run 1:
==> flow/design.v (excerpt) <==
module cordic_native(
    I_rst_n,                 
    I_clk,                   
    I_init_phase,            
    I_change_phase,           
    I_inc_phase,             
    O_cos,                   
    O_sin                    
    );
Size: roughly 4200 cells after synthesis, ~550 flip-flops.
clock: 7.3 ns
lec_check: 0
cap_margin: 15
cell_pad_in_sites_detail_placement: 0
cell_pad_in_sites_global_placement: 2
core_aspect_ratio: 1.92
core_margin: 9
core_utilization: 66
cts_cluster_diameter: 226
gpl_routability_driven: 0
hold_slack_margin: 0.15
max_routing_layer: met4
min_routing_layer: met2
place_density: 0.79
setup_slack_margin: 1.37
slew_margin: 20
tns_end_percent: 25
run.sh (not shown) runs the stock make flow with config.mk's settings and CLKGATE_MAP_FILE=.
Run status, run 1: aborted in global placement without I/O, error GPL-0301
### run 1 -> run 2
- removing CTS_CLUSTER_DIAMETER (formerly 226)
- removing MIN_ROUTING_LAYER (formerly met2)
- removing PLACE_DENSITY (formerly 0.79)
- removing CELL_PAD_IN_SITES_GLOBAL_PLACEMENT (formerly 2)
- removing TNS_END_PERCENT (formerly 25)
- setting PLACE_DENSITY_LB_ADDON to 0.26 for the first time
- removing MAX_ROUTING_LAYER (formerly met4)
- changing CORE_MARGIN from 9 to 10
- changing CORE_UTILIZATION from 66 to 43
- changing SETUP_SLACK_MARGIN from 1.37 to -0.1
- removing HOLD_SLACK_MARGIN (formerly 0.15)
- removing GPL_ROUTABILITY_DRIVEN (formerly 0)
- removing CORE_ASPECT_RATIO (formerly 1.92)
- changing the clock period (ns, I/O delays scaled along) from 7.3 to 5.49
--- outcome ---
Run 2 completed every stage of the flow, and the final layout passed the timing, DRC and antenna checks. Sequential element share of the synthesized area came out exactly the same in run 1 and run 2. Status: total of flip-flops plus latches after synthesis parity (run 1, run 2). Run 2 ends up with lower height of the chip than run 1 does. Compared to run 1, run 2 has number of standard-cell rows in the floorplan 12 lower.
Input changes introduced in run 3 (baseline for comparison: run 2):
- a change of CORE_MARGIN from 10 to 2
- an added CTS_CLUSTER_SIZE of 32
- a deleted PLACE_DENSITY_LB_ADDON that had been 0.26
- a change of CORE_UTILIZATION from 43 to 72
- a change of CAP_MARGIN from 15 to 20
- a deleted CELL_PAD_IN_SITES_DETAIL_PLACEMENT that had been 0
- a change of SETUP_SLACK_MARGIN from -0.1 to 0.51
- a change of the clock period (ns, I/O delays scaled along) from 5.49 to 3.32
### Flow results
Run 2 → run 3: design area went up 16%; vias per cell went up 1.8; post-route worst setup slack went down 1.69 ns.
Both conditions hold for run 2: the flow ran to the end and the final layout passed the timing, DRC and antenna checks.
Run 3: complete, dirty (negative setup slack)
From run 2 to run 3 the numbers moved as follows: total inserted antenna cells +6, total congestion overflow after global routing closely matched the old numbers.
Worst hold slack after final layout ends up lower on run 3.
Delta (run 3 minus run 2): routed wire length climbed 81%, aggregate negative setup slack dropped 1.72 ns, die area dropped 46%.
Modified inputs, run 4 compared to run 3
- changing CORE_UTILIZATION from 72 to 23
- removing CTS_CLUSTER_SIZE (formerly 32)
- removing SETUP_SLACK_MARGIN (formerly 0.51)
- changing the clock period (ns, I/O delays scaled along) from 3.32 to 4.1
==> results <==
Run 4 closes out successfully: all stages finished, all timing, DRC and antenna checks passed. First-pass GRT wire length: run 4 lower than run 3. Setup WNS run 3 -> run 4: better.

========
v25:
cordic_native again, from the RTL that the note above started with.
clock: 5.0 ns
lec_check: 0
abc_area: 1
cap_margin: 20
cell_pad_in_sites_detail_placement: 1
cell_pad_in_sites_global_placement: 3
core_aspect_ratio: 0.91
core_margin: 3
core_utilization: 23
gpl_routability_driven: 0
max_routing_layer: met4
place_density: 0.79
slew_margin: 25
tns_end_percent: 50
Setup changes, v25 to v3
# v25
export LEC_CHECK = 0
export ABC_AREA = 1
export CAP_MARGIN = 20
export CELL_PAD_IN_SITES_DETAIL_PLACEMENT = 1
export CELL_PAD_IN_SITES_GLOBAL_PLACEMENT = 3
export CORE_ASPECT_RATIO = 0.91
export CORE_MARGIN = 3
export CORE_UTILIZATION = 23
export GPL_ROUTABILITY_DRIVEN = 0
export MAX_ROUTING_LAYER = met4
export PLACE_DENSITY = 0.79
export SLEW_MARGIN = 25
export TNS_END_PERCENT = 50
create_clock -name core_clock -period 5.0 [get_ports {I_clk}]
# v3
export LEC_CHECK = 0
export ABC_AREA = 1
export CAP_MARGIN = 15
export CELL_PAD_IN_SITES_DETAIL_PLACEMENT = 0
export CELL_PAD_IN_SITES_GLOBAL_PLACEMENT = 3
export CORE_ASPECT_RATIO = 0.91
export CORE_MARGIN = 3
export CORE_UTILIZATION = 23
export CTS_CLUSTER_DIAMETER = 255
export GPL_ROUTABILITY_DRIVEN = 0
export MAX_ROUTING_LAYER = met4
export MIN_ROUTING_LAYER = met2
export PLACE_DENSITY = 0.79
export SLEW_MARGIN = 10
export TNS_END_PERCENT = 50
create_clock -name core_clock -period 3.27 [get_ports {I_clk}]
[summary]
[v3 vs v25] number of buffers outside the clock class in the layout: higher in v3. Comparing v3 with v25, the total area of multi-input combinational cells came out essentially unchanged. Looking at wire length on met3, v3 sits 49000 microns higher than v25 does. Final clock period utilization by the worst path | v3 above v25. v25 → v3: sum of routed wire length over all layers level; worst setup slack fell by 1.03 ns.
--- input diff v3..v48 ---
# v3
export LEC_CHECK = 0
export ABC_AREA = 1
export CAP_MARGIN = 15
export CELL_PAD_IN_SITES_DETAIL_PLACEMENT = 0
export CELL_PAD_IN_SITES_GLOBAL_PLACEMENT = 3
export CORE_ASPECT_RATIO = 0.91
export CORE_MARGIN = 3
export CORE_UTILIZATION = 23
export CTS_CLUSTER_DIAMETER = 255
export GPL_ROUTABILITY_DRIVEN = 0
export MAX_ROUTING_LAYER = met4
export MIN_ROUTING_LAYER = met2
export PLACE_DENSITY = 0.79
export SLEW_MARGIN = 10
export TNS_END_PERCENT = 50
create_clock -name core_clock -period 3.27 [get_ports {I_clk}]
# v48
export LEC_CHECK = 0
export CAP_MARGIN = 20
export CORE_MARGIN = 2
export CORE_UTILIZATION = 40
export SLEW_MARGIN = 20
create_clock -name core_clock -period 5.0 [get_ports {I_clk}]
## What came out
- Across v3 and v48, none had a timing, DRC or antenna violation.
- Compared with v3, v48 shows clock skew lower by 0.014 ns.
- For v48, the largest family of logic cells by area was adder cells, unlike v3, where it was AND-OR/OR-AND gates.
- Taking v3 as the reference, in v48 tally of clock buffers in the finished layout shrank by 12; count of multi-input combinational gates shrank by 14%; clock buffer count from CTS shrank by 9.6%.
- Compared to v3, v48 shows a wider setup margin.
Changes in v11 relative to v48:
# v48
export LEC_CHECK = 0
export CAP_MARGIN = 20
export CORE_MARGIN = 2
export CORE_UTILIZATION = 40
export SLEW_MARGIN = 20
create_clock -name core_clock -period 5.0 [get_ports {I_clk}]
# v11
export LEC_CHECK = 0
export CAP_MARGIN = 20
export CELL_PAD_IN_SITES_DETAIL_PLACEMENT = 2
export CORE_ASPECT_RATIO = 0.91
export CORE_MARGIN = 3
export CORE_UTILIZATION = 40
export MAX_ROUTING_LAYER = met4
export PLACE_DENSITY_LB_ADDON = 0.26
export SLEW_MARGIN = 20
export TNS_END_PERCENT = 50
create_clock -name core_clock -period 5.0 [get_ports {I_clk}]
--- outcome ---
v11 finished all stages; the layout is clean. Between v11 and v48, the difference in cell count is negligible. Final worst setup slack delta (v11 − v48): unfavourable. Layout overhead on the synthesized area was lower in v11 than in v48. v11 vs. v48: wire length of the first global-routing pass increased 110%; pre-placement core utilization increased 0.33 points; final clock period utilization by the worst path increased 16 points; worst clock skew increased 0.0055 ns. Cmp v11 and v48 / routability-driven placement congestion ratio / lower: v48. v11 against v48: length of the first detailed-routing pass in iterations shrank by 1; final standard cell area without fillers held steady; critical path depth rose 1.

========
## harbor
Starting RTL as in the previous note.
clock: 3.45 ns
lec_check: 0
cap_margin: 20
core_margin: 2
core_utilization: 72
cts_cluster_diameter: 101
cts_cluster_size: 13
place_density_lb_addon: 0.18
setup_slack_margin: 1.03
slew_margin: 20
Status(harbor) = ERROR, stage = global routing
diff inputs: harbor => juniper
# harbor
export LEC_CHECK = 0
export CAP_MARGIN = 20
export CORE_MARGIN = 2
export CORE_UTILIZATION = 72
export CTS_CLUSTER_DIAMETER = 101
export CTS_CLUSTER_SIZE = 13
export PLACE_DENSITY_LB_ADDON = 0.18
export SETUP_SLACK_MARGIN = 1.03
export SLEW_MARGIN = 20
create_clock -name core_clock -period 3.45 [get_ports {I_clk}]
# juniper
export LEC_CHECK = 0
export ABC_AREA = 1
export CAP_MARGIN = 20
export CORE_MARGIN = 2
export CORE_UTILIZATION = 72
export PLACE_DENSITY_LB_ADDON = 0.18
export SETUP_SLACK_MARGIN = 0.68
export SLEW_MARGIN = 20
create_clock -name core_clock -period 2.7 [get_ports {I_clk}]
Findings:
- The log for juniper ends in global routing with error GRT-0232, so the run never completed.
- Relative to harbor, count of instantiated cells in the yosys netlist increased by 956 in juniper.
- And-or/or-and share of the synthesized area, juniper and harbor: lower on harbor
- harbor has a lower chip area than juniper.
- Post-synthesis chip area from yosys: juniper > harbor
- Post-synthesis instance total (juniper vs. harbor) increases by more than 10%

========
Starting RTL as in the previous note.
clock: 2.84 ns
lec_check: 0
abc_area: 1
cap_margin: 20
core_margin: 2
core_utilization: 70
cts_cluster_size: 72
place_density: 0.65
setup_slack_margin: 0.53
slew_margin: 20
The baseline ended with an error in global routing (5_1_grt) with GRT-0232.
==> next run, changes <==
ABC_AREA = not set   (was 1)
CORE_UTILIZATION = 40   (was 70)
CTS_CLUSTER_SIZE = not set   (was 72)
PLACE_DENSITY = not set   (was 0.65)
SETUP_SLACK_MARGIN = not set   (was 0.53)
clock period = 4.1 ns   (was 2.84 ns; I/O delays follow)
Result:
- Now the flow ran to the end with no violations
- synthesized area falls by a few percent
- die size rises by well over a third
- synthesized cell count falls by about a fifth

========
cordic_native again, from the RTL that the note above started with.
make LEC_CHECK=0 ABC_AREA=1 CAP_MARGIN=20 CORE_MARGIN=2 CORE_UTILIZATION=70 CTS_CLUSTER_SIZE=36 PLACE_DENSITY=0.65 SLEW_MARGIN=20 finish   # period 2.46 ns
The baseline ended with an error in global routing (5_1_grt).
Change:
ABC_AREA = default   (was 1)
CORE_UTILIZATION = 61   (was 70)
CTS_CLUSTER_SIZE = default   (was 36)
PLACE_DENSITY = default   (was 0.65)
SETUP_SLACK_MARGIN = 0.87   (was default)
clock period = 3.24 ns   (was 2.46 ns; I/O delays follow)
=> Now the flow went through all stages and came out clean. Die size increases by 10%. Area after synthesis decreases by 3.6%. Synthesized cell count decreases by 18%.
Change:
CAP_MARGIN = 0   (was 20)
CORE_UTILIZATION = 72   (was 61)
SETUP_SLACK_MARGIN = 0.34   (was 0.87)
clock period = 3.32 ns   (was 3.24 ns; I/O delays follow)
Effect: Fmax goes down by 1.2%; design area goes down by 15%; routed wire length goes down by 13%; hold slack improves by 0.024 ns.
Change:
CAP_MARGIN = 20   (was 0)
PLACE_DENSITY_LB_ADDON = 0.18   (was default)
SETUP_SLACK_MARGIN = default   (was 0.34)
clock period = 3.45 ns   (was 3.32 ns; I/O delays follow)
The changed run finished clean.
Routed wire length fell by 13%.
Worst setup slack gets worse by 0.18 ns.
Non-clock buffer count went down by 131.
Change:
CTS_CLUSTER_SIZE = 35   (was default)
PLACE_DENSITY = 0.65   (was default)
PLACE_DENSITY_LB_ADDON = default   (was 0.18)
SETUP_SLACK_MARGIN = 0.62   (was default)
clock period = 3.44 ns   (was 3.45 ns; I/O delays follow)
Outcome: Count of clock-buffer cells in the layout falls by 4. Routed wire length rises by a quarter to a third. Via count rises by roughly a tenth. Sequential share of layout area falls by 2.6 points. Synthesized area stays the same. Clock skew falls by 0.0065 ns. Sequential cell count does not change.

========
cordic_native again, from the RTL that the note above started with.
Settings: LEC_CHECK=0, CAP_MARGIN=20, CORE_MARGIN=2, CORE_UTILIZATION=50, CTS_CLUSTER_SIZE=88, GPL_TIMING_DRIVEN=1, SETUP_SLACK_MARGIN=0.72, SLEW_MARGIN=20; clock period 4.4 ns.
The baseline finished with timing, DRC and antenna clean.
Next try:
Settings changed: ABC_AREA set to 1, CORE_UTILIZATION 50 to 66, CTS_CLUSTER_SIZE 88 to unset, GPL_TIMING_DRIVEN 1 to unset, SETUP_SLACK_MARGIN 0.72 to unset.
Clock period 4.4 ns to 3.36 ns, I/O delays scaled along.
Result: The new run passed the timing, DRC and antenna checks. Final area came out higher by 2.2%. Setup slack gets worse by 0.52 ns. Wire length came out higher by 18%.

========
cordic_native again, from the RTL that the note above started with.
make LEC_CHECK=0 ABC_AREA=1 CAP_MARGIN=20 CORE_MARGIN=2 CORE_UTILIZATION=72 CTS_CLUSTER_SIZE=73 PLACE_DENSITY=0.65 SETUP_SLACK_MARGIN=-0.1 SLEW_MARGIN=20 finish   # period 2.46 ns
The starting point did not get past global routing (5_1_grt), error DPL-0038.
Edit:
CORE_UTILIZATION = 70   (was 72)
CTS_CLUSTER_SIZE = default   (was 73)
PLACE_DENSITY = default   (was 0.65)
SETUP_SLACK_MARGIN = default   (was -0.1)
clock period = 2.84 ns   (was 2.46 ns; I/O delays follow)
With this change the flow completed and failed the layout checks on setup timing; synthesized cell count is unchanged; synthesized area is unchanged; die area goes up by 2.8%.
Edit:
CTS_CLUSTER_DIAMETER = 340   (was default)
PLACE_DENSITY = 0.65   (was default)
clock period = 2.42 ns   (was 2.84 ns; I/O delays follow)
This time the run aborted during global routing (5_1_grt) (GRT-0116); die area stays the same; synthesized area is unchanged; synthesized cell count does not change.

========
cordic_native again, from the RTL that the note above started with.
clock: 7.3 ns
lec_check: 0
cap_margin: 15
cell_pad_in_sites_detail_placement: 0
cell_pad_in_sites_global_placement: 2
core_aspect_ratio: 1.92
core_margin: 3
core_utilization: 66
cts_cluster_diameter: 226
gpl_routability_driven: 0
hold_slack_margin: 0.15
max_routing_layer: met4
min_routing_layer: met2
setup_slack_margin: 1.37
slew_margin: 20
tns_end_percent: 25
The first run never finished: it broke off in global placement without I/O (GPL-0301).
Next try:
CAP_MARGIN = 10   (was 15)
CELL_PAD_IN_SITES_DETAIL_PLACEMENT = 2   (was 0)
CORE_MARGIN = 4   (was 3)
GPL_ROUTABILITY_DRIVEN = unset   (was 0)
HOLD_SLACK_MARGIN = unset   (was 0.15)
What happened: The changed run failed in global placement without I/O, error GPL-0301; synthesized cell count stays the same; die area grows by 1.8%; area after synthesis is unchanged.
Next try:
CAP_MARGIN = 20   (was 10)
CELL_PAD_IN_SITES_DETAIL_PLACEMENT = unset   (was 2)
CELL_PAD_IN_SITES_GLOBAL_PLACEMENT = unset   (was 2)
CORE_ASPECT_RATIO = unset   (was 1.92)
CORE_MARGIN = 2   (was 4)
CORE_UTILIZATION = 64   (was 66)
CTS_CLUSTER_DIAMETER = unset   (was 226)
MAX_ROUTING_LAYER = unset   (was met4)
MIN_ROUTING_LAYER = unset   (was met2)
SETUP_SLACK_MARGIN = 0.74   (was 1.37)
TNS_END_PERCENT = unset   (was 25)
clock period = 3.32 ns   (was 7.3 ns; I/O delays follow)
The changed run went through all stages and came out clean.
Synthesized cell count stays the same.
Die area decreases by 0.65%.
Synthesized area stays the same.

========
Starting RTL as in the previous note.
==> flow/config.mk <==
export PLATFORM = sky130hd
export DESIGN_NAME = cordic_native
export DESIGN_NICKNAME = cordic_native
export VERILOG_FILES = /design/flow/design.v
export SDC_FILE = /design/flow/constraint.sdc
export NUM_CORES = 4
export LEC_CHECK = 0
export ABC_AREA = 1
export CAP_MARGIN = 0
export CORE_MARGIN = 2
export CORE_UTILIZATION = 72
export CTS_CLUSTER_SIZE = 10
export PLACE_DENSITY = 0.39
export SLEW_MARGIN = 20
export TNS_END_PERCENT = 10
==> flow/constraint.sdc <==
create_clock -name core_clock -period 2.34 [get_ports {I_clk}]
set_input_delay 0.4680 -clock core_clock [delete_from_list [all_inputs] [get_ports {I_clk}]]
set_output_delay 0.4680 -clock core_clock [all_outputs]
set_load 0.01 [all_outputs]
The starting point ended with an error in 5_1_grt.
==> next run, changes <==
- ABC_AREA: 1 -> unset
- CTS_CLUSTER_SIZE: 10 -> 93
- PLACE_DENSITY: 0.39 -> unset
- PLACE_DENSITY_LB_ADDON: unset -> 0.2
- SETUP_SLACK_MARGIN: unset -> 0.95
- TNS_END_PERCENT: 10 -> unset
- clock period: 2.34 -> 3.32 ns (I/O delays scaled with it)
The new run failed in 5_1_grt on GRT-0116.
Area after synthesis went down by 3.6%.
Die size drops by 3.6%.
Synthesized cell count falls by 18%.
